Setup of rev 12:
## top
module top(
    input rst, clk,
    input [11:0] ar, ai, br, bi,
    output [23:0] Pi, Pr
);
Settings: LEC_CHECK=0, ABC_AREA=1, CAP_MARGIN=20, CELL_PAD_IN_SITES_DETAIL_PLACEMENT=1, CELL_PAD_IN_SITES_GLOBAL_PLACEMENT=3, CORE_MARGIN=4, CORE_UTILIZATION=54, CTS_CLUSTER_DIAMETER=303, CTS_CLUSTER_SIZE=81, GPL_TIMING_DRIVEN=1, HOLD_SLACK_MARGIN=0.19, MIN_ROUTING_LAYER=met2, PLACE_DENSITY_LB_ADDON=0.1, SETUP_SLACK_MARGIN=0.52, SLEW_MARGIN=25, TNS_END_PERCENT=40; clock period 4.86 ns.
run.sh (not shown) runs the stock make flow with config.mk's settings and CLKGATE_MAP_FILE=.
For rev 12, the flow was terminated by a tool error in global placement without I/O and produced no final design.
Here is what was changed in the inputs of rev 13 compared with rev 12.
# rev 12
export LEC_CHECK = 0
export ABC_AREA = 1
export CAP_MARGIN = 20
export CELL_PAD_IN_SITES_DETAIL_PLACEMENT = 1
export CELL_PAD_IN_SITES_GLOBAL_PLACEMENT = 3
export CORE_MARGIN = 4
export CORE_UTILIZATION = 54
export CTS_CLUSTER_DIAMETER = 303
export CTS_CLUSTER_SIZE = 81
export GPL_TIMING_DRIVEN = 1
export HOLD_SLACK_MARGIN = 0.19
export MIN_ROUTING_LAYER = met2
export PLACE_DENSITY_LB_ADDON = 0.1
export SETUP_SLACK_MARGIN = 0.52
export SLEW_MARGIN = 25
export TNS_END_PERCENT = 40
create_clock -name core_clock -period 4.86 [get_ports {clk}]
# rev 13
export LEC_CHECK = 0
export ABC_AREA = 1
export CAP_MARGIN = 20
export CELL_PAD_IN_SITES_GLOBAL_PLACEMENT = 3
export CORE_MARGIN = 8
export CORE_UTILIZATION = 17
export PLACE_DENSITY = 0.9
export SETUP_SLACK_MARGIN = -0.26
export SLEW_MARGIN = 20
export TNS_END_PERCENT = 55
create_clock -name core_clock -period 5.28 [get_ports {clk}]
Results
On width of the chip: between rev 13 and rev 12, it ends up higher for rev 13. Die size on rev 13 is behind rev 12. In rev 13 relative to rev 12, total core area had gone up by more than 100%. Reported for rev 13 and rev 12, sequential cell area fraction in the yosys report turned out identical to the last digit. Die outline height: lower on rev 12. The layout from rev 13, despite a flow that completed every stage, fails the layout checks, with the failing checks listed as negative setup slack.


Starting RTL as in the previous note.
Settings: LEC_CHECK=0, CAP_MARGIN=20, CORE_MARGIN=2, CORE_UTILIZATION=58, CTS_CLUSTER_DIAMETER=361, CTS_CLUSTER_SIZE=21, SLEW_MARGIN=20; clock period 7.0 ns.
Rerun with:
--- a/flow/config.mk
+++ b/flow/config.mk
@@ -7,7 +7,10 @@
 export LEC_CHECK = 0
 export CAP_MARGIN = 20
-export CORE_MARGIN = 2
-export CORE_UTILIZATION = 58
-export CTS_CLUSTER_DIAMETER = 361
-export CTS_CLUSTER_SIZE = 21
+export CORE_MARGIN = 10
+export CORE_UTILIZATION = 55
+export CTS_CLUSTER_DIAMETER = 270
+export CTS_CLUSTER_SIZE = 98
+export HOLD_SLACK_MARGIN = 0.3
+export SETUP_SLACK_MARGIN = -0.69
 export SLEW_MARGIN = 20
+export TNS_END_PERCENT = 15
=> The new run went through all stages and came out clean; setup slack improves by 0.11 ns; die area is higher by a quarter to a third; design area hardly moves.
Rerun with:
--- a/flow/config.mk
+++ b/flow/config.mk
@@ -7,10 +7,10 @@
 export LEC_CHECK = 0
 export CAP_MARGIN = 20
-export CORE_MARGIN = 10
-export CORE_UTILIZATION = 55
+export CORE_MARGIN = 2
+export CORE_UTILIZATION = 63
 export CTS_CLUSTER_DIAMETER = 270
 export CTS_CLUSTER_SIZE = 98
-export HOLD_SLACK_MARGIN = 0.3
-export SETUP_SLACK_MARGIN = -0.69
+export PLACE_DENSITY = 0.87
+export SETUP_SLACK_MARGIN = -0.7
 export SLEW_MARGIN = 20
 export TNS_END_PERCENT = 15
After rerunning:
- The new run produced a clean layout
- cell count decreases by 2.9%
- global-route usage increases by 9.8 points
Rerun with:
==> flow/config.mk (replaced) <==
export PLATFORM = sky130hd
export DESIGN_NAME = top
export DESIGN_NICKNAME = top
export VERILOG_FILES = /design/flow/design.v
export SDC_FILE = /design/flow/constraint.sdc
export NUM_CORES = 4
export LEC_CHECK = 0
export CAP_MARGIN = 20
export CORE_MARGIN = 2
export CORE_UTILIZATION = 40
export SLEW_MARGIN = 20
==> flow/constraint.sdc (replaced) <==
create_clock -name core_clock -period 6.62 [get_ports {clk}]
set_input_delay 1.3240 -clock core_clock [delete_from_list [all_inputs] [get_ports {clk}]]
set_output_delay 1.3240 -clock core_clock [all_outputs]
set_load 0.01 [all_outputs]
=>
- setup slack gets worse by 0.046 ns
- utilization went down by 25 points
- non-clock buffer count came out higher by 41
- cell count rose by 10%
- hold slack gets better by 0.010 ns
- final area climbs by 4.2%
- clock skew is about the same
- global-route usage decreases by 13 points
- sequential cell count does not change
- critical path depth is unchanged


run A:
Starting RTL as in the previous note.
## top
module top(
    input rst, clk,
    input [11:0] ar, ai, br, bi,
    output [23:0] Pi, Pr
);
Settings: LEC_CHECK=0, ABC_AREA=1, CAP_MARGIN=20, CORE_MARGIN=2, CORE_UTILIZATION=72, CTS_CLUSTER_DIAMETER=287, CTS_CLUSTER_SIZE=96, SETUP_SLACK_MARGIN=-0.35, SLEW_MARGIN=20; clock period 3.86 ns.
Flow for run A halted at global routing (5_1_grt), error code GRT-0232.
[inputs] run B vs run A
Settings: changing CORE_UTILIZATION from 72 to 17; removing ABC_AREA (formerly 1); removing CTS_CLUSTER_SIZE (formerly 96); removing CTS_CLUSTER_DIAMETER (formerly 287); removing SETUP_SLACK_MARGIN (formerly -0.35); changing the clock period (ns, I/O delays scaled along) from 3.86 to 7.64.
==> comparison <==
Run B finished all stages; the layout is clean.
XOR/XNOR share of the synthesized area, run A and run B: larger value in run B
In the flow results for run A and run B, the floorplan core density is larger on run A.
Post-placement setup slack in run B is 2.05 ns above run A.
Vertical die dimension delta for run B relative to run A: 96% higher
The yosys-reported design area after synthesis reported for run B is smaller than that of run A by about 6%.
Run B vs run A: cell count after placement up by a little under 10%
Run A → run B: die width increased by 96% relative to the old numbers; core area rose by 300%; chip area picked up an extra 290%; gate count after technology mapping shrank by 23%.
From run B to run A, number of synthesized flops with an enable pin did not move at all.
Here is what was changed in the inputs of run C compared with run B.
Settings: an added CTS_CLUSTER_DIAMETER of 51; a change of CORE_UTILIZATION from 17 to 66; a change of the clock period (ns, I/O delays scaled along) from 7.64 to 5.51.
- | initial antenna violation count | lower: run B |
- Run C ended up with sky130_fd_sc_hd__fa_1 as its highest-delay cell along the critical path; run B ended up with sky130_fd_sc_hd__mux2i_1.
- Run C reports a higher number of setup buffers added after CTS than run B does.
- Taking run B as 1.0, run C lands at 0.80 on non-filler instance count after layout.
- Run C ends up with a maximum clock skew at final layout that is 0.0045 ns lower than in run B.
- Diff run B and run C: half-perimeter wire length after detailed placement higher in run B
- In the metrics for run B and run C, the one carrying the higher cell area is run C.
- Run C against run B; routed length per instance is up by more than half.
- In summary, run B completed successfully, with a layout that passed the timing, design-rule and antenna checks.
- STATUS run=run C STAGES=ALL_DONE FINAL_CHECKS=FAILED CAUSE=negative setup slack
- The lower number of placement rows came out of run C.
- In the reports for run B and run C, the larger total of plain and repair buffers excluding clock buffers belongs to run C.
Changes in run D relative to run C:
Settings: swapping 66 for 72 in CORE_UTILIZATION; putting PLACE_DENSITY at 0.43 where nothing was set; putting CTS_CLUSTER_SIZE at 99 where nothing was set; putting ABC_AREA at 1 where nothing was set; clearing CTS_CLUSTER_DIAMETER, which used to be 51; swapping 5.51 for 5.52 in the clock period (ns, I/O delays scaled along).
Findings:
No final results exist for run D, since it was stopped by error GRT-0116 during global routing (5_1_grt). Looking at worst setup slack before clock tree synthesis across both flows, run D is the stronger of the two, with run C trailing. Run D against run C; cell count in the Yosys report is up by more than a quarter. Looking at largest combinational cell category by area, the simple AND/OR/NAND/NOR gates result is from run D; the adder cells one comes from run C. When the final numbers for run D and run C were put side by side, the fraction of synthesized cell area in xor and xnor cells turned out to be smaller in run D.
